==> flow/design.v (excerpt) <==
module asx_soupbintcp_itch (
    input  wire        clk,
    input  wire        rst,
    input  wire        ip_payload_valid,
    input  wire [7:0]  ip_payload_data,
    input  wire        ip_payload_start,
    input  wire        ip_payload_end,
    output wire [15:0] tcp_src_port,
    output wire [15:0] tcp_dst_port,
    output wire [31:0] tcp_seq_num,
    output wire [31:0] tcp_ack_num,
    output wire [3:0] tcp_data_offset,
    output wire [7:0] tcp_flags,
    output wire [15:0] tcp_window,
    output wire tcp_flag_syn,
    output wire tcp_flag_ack,
    output wire tcp_flag_fin,
    output wire tcp_flag_rst,
    output wire tcp_flag_psh,
    output wire tcp_header_valid,
    output wire tcp_parse_error,
    output wire session_active,
    output wire [63:0] session_sequence,
    output wire [7:0] pkt_type,
    output wire pkt_type_valid,
    output wire pkt_heartbeat,
    output wire pkt_login_accepted,
    output wire pkt_login_rejected,
    output wire pkt_end_session,
    output wire [31:0] seq_data_count,
    output wire [31:0] heartbeat_count,
    output wire parse_error,
    output wire msg_valid,
    output wire [7:0] msg_type,
    output wire msg_error,
    output wire [31:0] timestamp,
    output wire [63:0] order_id,
    output wire [31:0] orderbook_id,
    output wire side,
    output wire add_order_valid,
    output wire add_order_start,
    output wire [63:0] quantity,
    output wire [31:0] price,
    output wire [15:0] order_attributes,
    output wire order_executed_valid,
    output wire [63:0] exec_quantity,
    output wire order_cancel_valid,
    output wire order_delete_valid,
    output wire order_replace_valid,
    output wire directory_valid,
    output wire system_event_valid,
    output wire [7:0] event_code,
    output wire [31:0] total_messages,
    output wire [31:0] parse_errors
);
For scale: about 3,600 cells after synthesis, about 770 flip-flops, about 0.032 sq mm of cells after synthesis.
clock: 2.77 ns
lec_check: 0
abc_area: 1
cap_margin: 20
core_margin: 2
core_utilization: 72
cts_cluster_diameter: 394
cts_cluster_size: 97
place_density: 0.86
slew_margin: 20
run.sh (not shown) runs the stock make flow with config.mk's settings and CLKGATE_MAP_FILE=.
The first run failed in global routing (5_1_grt).
==> next run, changes <==
ABC_AREA = unset   (was 1)
CORE_ASPECT_RATIO = 1.54   (was unset)
CORE_UTILIZATION = 66   (was 72)
CTS_CLUSTER_DIAMETER = unset   (was 394)
CTS_CLUSTER_SIZE = 51   (was 97)
GPL_TIMING_DRIVEN = 1   (was unset)
PLACE_DENSITY = unset   (was 0.86)
SLEW_MARGIN = 40   (was 20)
=> Now the flow completed, yet does not pass: negative setup slack. Die size went up by 1.4%. Area after synthesis went down by 7.1%. Synthesized cell count went down by 23%.
==> next run, changes <==
CORE_ASPECT_RATIO = 1.2   (was 1.54)
HOLD_SLACK_MARGIN = 0.27   (was unset)
SETUP_SLACK_MARGIN = -0.2   (was unset)
Result: The changed run produced a layout that fails on negative setup slack. Routed wire length climbs by about 0.5%. Maximum frequency drops by about 10%. Clock-buffer cell count climbs by 4. Design area climbs by about 0.5%. Worst hold slack loses 0.056 ns. Die area is about the same. Worst setup slack loses 0.33 ns.
==> next run, changes <==
CORE_ASPECT_RATIO = 1.03   (was 1.2)
CORE_UTILIZATION = 68   (was 66)
CTS_CLUSTER_SIZE = 36   (was 51)
HOLD_SLACK_MARGIN = unset   (was 0.27)
SETUP_SLACK_MARGIN = unset   (was -0.2)
clock period = 2.33 ns   (was 2.77 ns; I/O delays follow)
Effect: The changed run failed in clock tree synthesis (4_1_cts) on DPL-0033; die area falls by 2.9%; synthesized cell count is unchanged; synthesized area does not change.
==> next run, changes <==
CORE_ASPECT_RATIO = 1.54   (was 1.03)
CORE_UTILIZATION = 57   (was 68)
CTS_CLUSTER_SIZE = unset   (was 36)
Result: Now the flow completed, yet does not pass: negative setup slack. Die area increases by 19%. Area after synthesis stays the same. Synthesized cell count stays the same.

========
## build 34
Starting RTL as in the previous note.
// asx_soupbintcp_itch
module asx_soupbintcp_itch (
    input  wire        clk,
    input  wire        rst,
    input  wire        ip_payload_valid,
    input  wire [7:0]  ip_payload_data,
    input  wire        ip_payload_start,
    input  wire        ip_payload_end,
    output wire [15:0] tcp_src_port,
    output wire [15:0] tcp_dst_port,
    output wire [31:0] tcp_seq_num,
    output wire [31:0] tcp_ack_num,
    output wire [3:0] tcp_data_offset,
    output wire [7:0] tcp_flags,
    output wire [15:0] tcp_window,
    output wire tcp_flag_syn,
    output wire tcp_flag_ack,
    output wire tcp_flag_fin,
    output wire tcp_flag_rst,
    output wire tcp_flag_psh,
    output wire tcp_header_valid,
    output wire tcp_parse_error,
    output wire session_active,
    output wire [63:0] session_sequence,
    output wire [7:0] pkt_type,
    output wire pkt_type_valid,
    output wire pkt_heartbeat,
    output wire pkt_login_accepted,
    output wire pkt_login_rejected,
    output wire pkt_end_session,
    output wire [31:0] seq_data_count,
    output wire [31:0] heartbeat_count,
    output wire parse_error,
    output wire msg_valid,
    output wire [7:0] msg_type,
    output wire msg_error,
    output wire [31:0] timestamp,
    output wire [63:0] order_id,
    output wire [31:0] orderbook_id,
    output wire side,
    output wire add_order_valid,
    output wire add_order_start,
    output wire [63:0] quantity,
    output wire [31:0] price,
    output wire [15:0] order_attributes,
    output wire order_executed_valid,
    output wire [63:0] exec_quantity,
    output wire order_cancel_valid,
    output wire order_delete_valid,
    output wire order_replace_valid,
    output wire directory_valid,
    output wire system_event_valid,
    output wire [7:0] event_code,
    output wire [31:0] total_messages,
    output wire [31:0] parse_errors
);
==> flow/config.mk <==
export PLATFORM = sky130hd
export DESIGN_NAME = asx_soupbintcp_itch
export DESIGN_NICKNAME = asx_soupbintcp_itch
export VERILOG_FILES = /design/flow/design.v
export SDC_FILE = /design/flow/constraint.sdc
export NUM_CORES = 4
export LEC_CHECK = 0
export CAP_MARGIN = 20
export CORE_MARGIN = 2
export CORE_UTILIZATION = 61
export CTS_CLUSTER_SIZE = 31
export HOLD_SLACK_MARGIN = 0.3
export SETUP_SLACK_MARGIN = 0.52
export SLEW_MARGIN = 20
==> flow/constraint.sdc <==
create_clock -name core_clock -period 2.08 [get_ports {clk}]
set_input_delay 0.4160 -clock core_clock [delete_from_list [all_inputs] [get_ports {clk}]]
set_output_delay 0.4160 -clock core_clock [all_outputs]
set_load 0.01 [all_outputs]
The flow ended early for build 34: it failed with a tool error in global routing (5_1_grt).
Setup changes, build 34 to build 18
--- a/flow/config.mk
+++ b/flow/config.mk
@@ -6,9 +6,8 @@
 export NUM_CORES = 4
 export LEC_CHECK = 0
+export ABC_AREA = 1
 export CAP_MARGIN = 20
+export CORE_ASPECT_RATIO = 1.33
 export CORE_MARGIN = 2
-export CORE_UTILIZATION = 61
-export CTS_CLUSTER_SIZE = 31
-export HOLD_SLACK_MARGIN = 0.3
-export SETUP_SLACK_MARGIN = 0.52
+export CORE_UTILIZATION = 62
 export SLEW_MARGIN = 20
==> flow/constraint.sdc <==
create_clock -name core_clock -period 2.56 [get_ports {clk}]
set_input_delay 0.5120 -clock core_clock [delete_from_list [all_inputs] [get_ports {clk}]]
set_output_delay 0.5120 -clock core_clock [all_outputs]
set_load 0.01 [all_outputs]
Findings:
Nothing crashed in build 18 and all stages finished; the problem is that the final layout failed, the offending checks being setup timing. Build 18 ends up with a post-cts repair resize count that is 929 lower than in build 34. Note that the cell area after synthesis recorded for build 34 amounts to 0.929 times the value seen in build 18. Build 18 vs. build 34: full die area higher; post-cts hold buffer count shows a reduction of 1; number of cells in Yosys stat +30%; synthesized area per cell dropped about 17%. On build 18: area fraction in and, or, nand and nor cells is 2.6 points higher than what build 34 gave. Taking build 34 as the reference, in build 18 placer's final routability congestion estimate rose 8.1%; post-DP HPWL rose 4500 um. [build 18] row count rose 15 relative to build 34. Sort build 18 and build 34 by synthesized netlist net count desc -> top: build 18.
What build 29 does differently from build 18 at the input level:
--- a/flow/config.mk
+++ b/flow/config.mk
@@ -6,8 +6,7 @@
 export NUM_CORES = 4
 export LEC_CHECK = 0
-export ABC_AREA = 1
 export CAP_MARGIN = 20
-export CORE_ASPECT_RATIO = 1.33
 export CORE_MARGIN = 2
-export CORE_UTILIZATION = 62
+export CORE_UTILIZATION = 57
+export CTS_CLUSTER_SIZE = 29
 export SLEW_MARGIN = 20
==> flow/constraint.sdc <==
create_clock -name core_clock -period 2.02 [get_ports {clk}]
set_input_delay 0.4040 -clock core_clock [delete_from_list [all_inputs] [get_ports {clk}]]
set_output_delay 0.4040 -clock core_clock [all_outputs]
set_load 0.01 [all_outputs]
==> results <==
Build 18 has a lower critical path depth than build 29.
Detailed-route wire length delta (build 29 − build 18): favourable
Sort build 29 and build 18 by total routing usage reported by global routing, ascending, and build 29 comes first.
Taking build 18 as 1.0, build 29 lands at 1.2 on power.
Build 29 vs build 18: share of total power in the clock network up
What the final checks of build 18 revealed, after a flow that finished every stage, was a layout that fails on setup timing.
The layout from build 29, despite a flow that completed every stage, fails the layout checks, with the failing checks listed as setup timing.
Length of routed met3 wiring for build 29: about 27% down relative to build 18
On number of standard-cell rows in the floorplan, the lower figure sits with build 29, not build 18.
Build 29: non-clock inverter total of the final layout 369 below build 18
Setup WNS build 18 -> build 29: worse
Taking build 18 as the reference, in build 29 non-filler instance count after layout lower, violation tally from detailed-route iteration zero lower.
Edits applied to the flow inputs when going from build 29 to build 96:
--- a/flow/config.mk
+++ b/flow/config.mk
@@ -6,7 +6,8 @@
 export NUM_CORES = 4
 export LEC_CHECK = 0
+export ABC_AREA = 1
 export CAP_MARGIN = 20
 export CORE_MARGIN = 2
-export CORE_UTILIZATION = 57
-export CTS_CLUSTER_SIZE = 29
+export CORE_UTILIZATION = 72
+export CTS_CLUSTER_DIAMETER = 397
 export SLEW_MARGIN = 20
==> flow/constraint.sdc <==
create_clock -name core_clock -period 1.45 [get_ports {clk}]
set_input_delay 0.2900 -clock core_clock [delete_from_list [all_inputs] [get_ports {clk}]]
set_output_delay 0.2900 -clock core_clock [all_outputs]
set_load 0.01 [all_outputs]
Findings:
Build 96 did not finish; a tool error ended it in detailed placement (3_5_place_dp).
Relative to build 29, yosys cell count has gone up in build 96.
Build 29 has a higher number of rows created at floorplan than build 96.
Per the comparison of build 96 with build 29, area figure in the yosys stat output now larger; net count after synthesis rose 29%.
Die area delta for build 96 relative to build 29: about 15% lower
diff inputs: build 96 => build 83
--- a/flow/config.mk
+++ b/flow/config.mk
@@ -11,3 +11,6 @@
 export CORE_UTILIZATION = 72
 export CTS_CLUSTER_DIAMETER = 397
+export CTS_CLUSTER_SIZE = 10
+export SETUP_SLACK_MARGIN = 0.43
 export SLEW_MARGIN = 20
+export TNS_END_PERCENT = 5
Across build 83 and build 96, no clean finish was achieved. Stage in which a tool error killed build 96: detailed placement (3_5_place_dp). From build 96 to build 83, number of standard cells after synthesis did not move at all. Delta (build 83 minus build 96): die outline height has remained practically unchanged, count of buffers from port buffering has remained practically unchanged, last weighted congestion value of the routability-driven placer has increased.
For build 39, these inputs were changed with respect to build 83:
--- a/flow/config.mk
+++ b/flow/config.mk
@@ -6,11 +6,6 @@
 export NUM_CORES = 4
 export LEC_CHECK = 0
-export ABC_AREA = 1
 export CAP_MARGIN = 20
 export CORE_MARGIN = 2
-export CORE_UTILIZATION = 72
-export CTS_CLUSTER_DIAMETER = 397
-export CTS_CLUSTER_SIZE = 10
-export SETUP_SLACK_MARGIN = 0.43
+export CORE_UTILIZATION = 40
 export SLEW_MARGIN = 20
-export TNS_END_PERCENT = 5
==> flow/constraint.sdc <==
create_clock -name core_clock -period 3.63 [get_ports {clk}]
set_input_delay 0.7260 -clock core_clock [delete_from_list [all_inputs] [get_ports {clk}]]
set_output_delay 0.7260 -clock core_clock [all_outputs]
set_load 0.01 [all_outputs]
Notes after the runs:
Build 39: no failed stages, no open violations at the end
Taking build 83 as the reference, in build 39 width of the die increased 62 um; total die area increased 66%; area after synthesis decreased 0.0023 mm2.
The synthesized cell count number comes out higher for build 83 vs build 39.
Between build 39 and build 83, it is build 39 whose post-synthesis share of cell area spent on and-or and or-and gates is lower, by 3.5 points.

========
== red ==
Starting RTL as in the previous note.
export LEC_CHECK = 0
export ABC_AREA = 1
export CAP_MARGIN = 20
export CELL_PAD_IN_SITES_DETAIL_PLACEMENT = 1
export CELL_PAD_IN_SITES_GLOBAL_PLACEMENT = 3
export CORE_ASPECT_RATIO = 1.76
export CORE_MARGIN = 2
export CORE_UTILIZATION = 40
export CTS_CLUSTER_DIAMETER = 120
export GPL_ROUTABILITY_DRIVEN = 0
export GPL_TIMING_DRIVEN = 0
export PLACE_DENSITY_LB_ADDON = 0.21
export SETUP_SLACK_MARGIN = 1.32
export SLEW_MARGIN = 20
create_clock -name core_clock -period 5.0 [get_ports {clk}]
red failed in 3_3_place_gp with FLW-0024.
[inputs] blue vs red
Settings: a deleted SETUP_SLACK_MARGIN that had been 1.32; a change of CORE_ASPECT_RATIO from 1.76 to 1.46; a deleted GPL_ROUTABILITY_DRIVEN that had been 0; a change of CTS_CLUSTER_DIAMETER from 120 to 75; a deleted CELL_PAD_IN_SITES_GLOBAL_PLACEMENT that had been 3; a deleted CELL_PAD_IN_SITES_DETAIL_PLACEMENT that had been 1; a change of CORE_UTILIZATION from 40 to 62; a deleted PLACE_DENSITY_LB_ADDON that had been 0.21; a deleted GPL_TIMING_DRIVEN that had been 0; a change of the clock period (ns, I/O delays scaled along) from 5.0 to 2.51.
## What came out
Taking red as the reference point, the vertical die dimension of blue falls by 100 um. blue ended with less number of cell rows than red. Delta (blue minus red): area after synthesis held, adder-cell share of the synthesized area was more or less identical. Nothing crashed in blue and all stages finished; the problem is that the final layout failed, the offending checks being negative setup slack. Re number of ports placed on the die boundary: no difference whatsoever between blue and red. Summary of blue over red: overall die width fell by about 12%; die area fell by 35%; core area fell about 36%.
What green does differently from blue at the input level:
Settings: swapping 62 for 40 in CORE_UTILIZATION; clearing CTS_CLUSTER_DIAMETER, which used to be 75; clearing CORE_ASPECT_RATIO, which used to be 1.46; clearing ABC_AREA, which used to be 1; swapping 2.51 for 3.83 in the clock period (ns, I/O delays scaled along).
[summary]
- Both conditions hold for green: the flow ran to the end and the final layout passed the timing, DRC and antenna checks.
- Data arrival time of the worst path ends up higher on green.
- green ended up with a lower power spent charging and discharging nets than blue did.
- The run showing the smaller routed wire length is green.
- Between green and blue, worst slack at placement is higher for green, blue comes in under that.
- Looking only at combinational gate area, and setting everything else aside, the lower value of green and blue goes to green.
Power figures rest on the tool's default switching activity, not on a simulated workload.
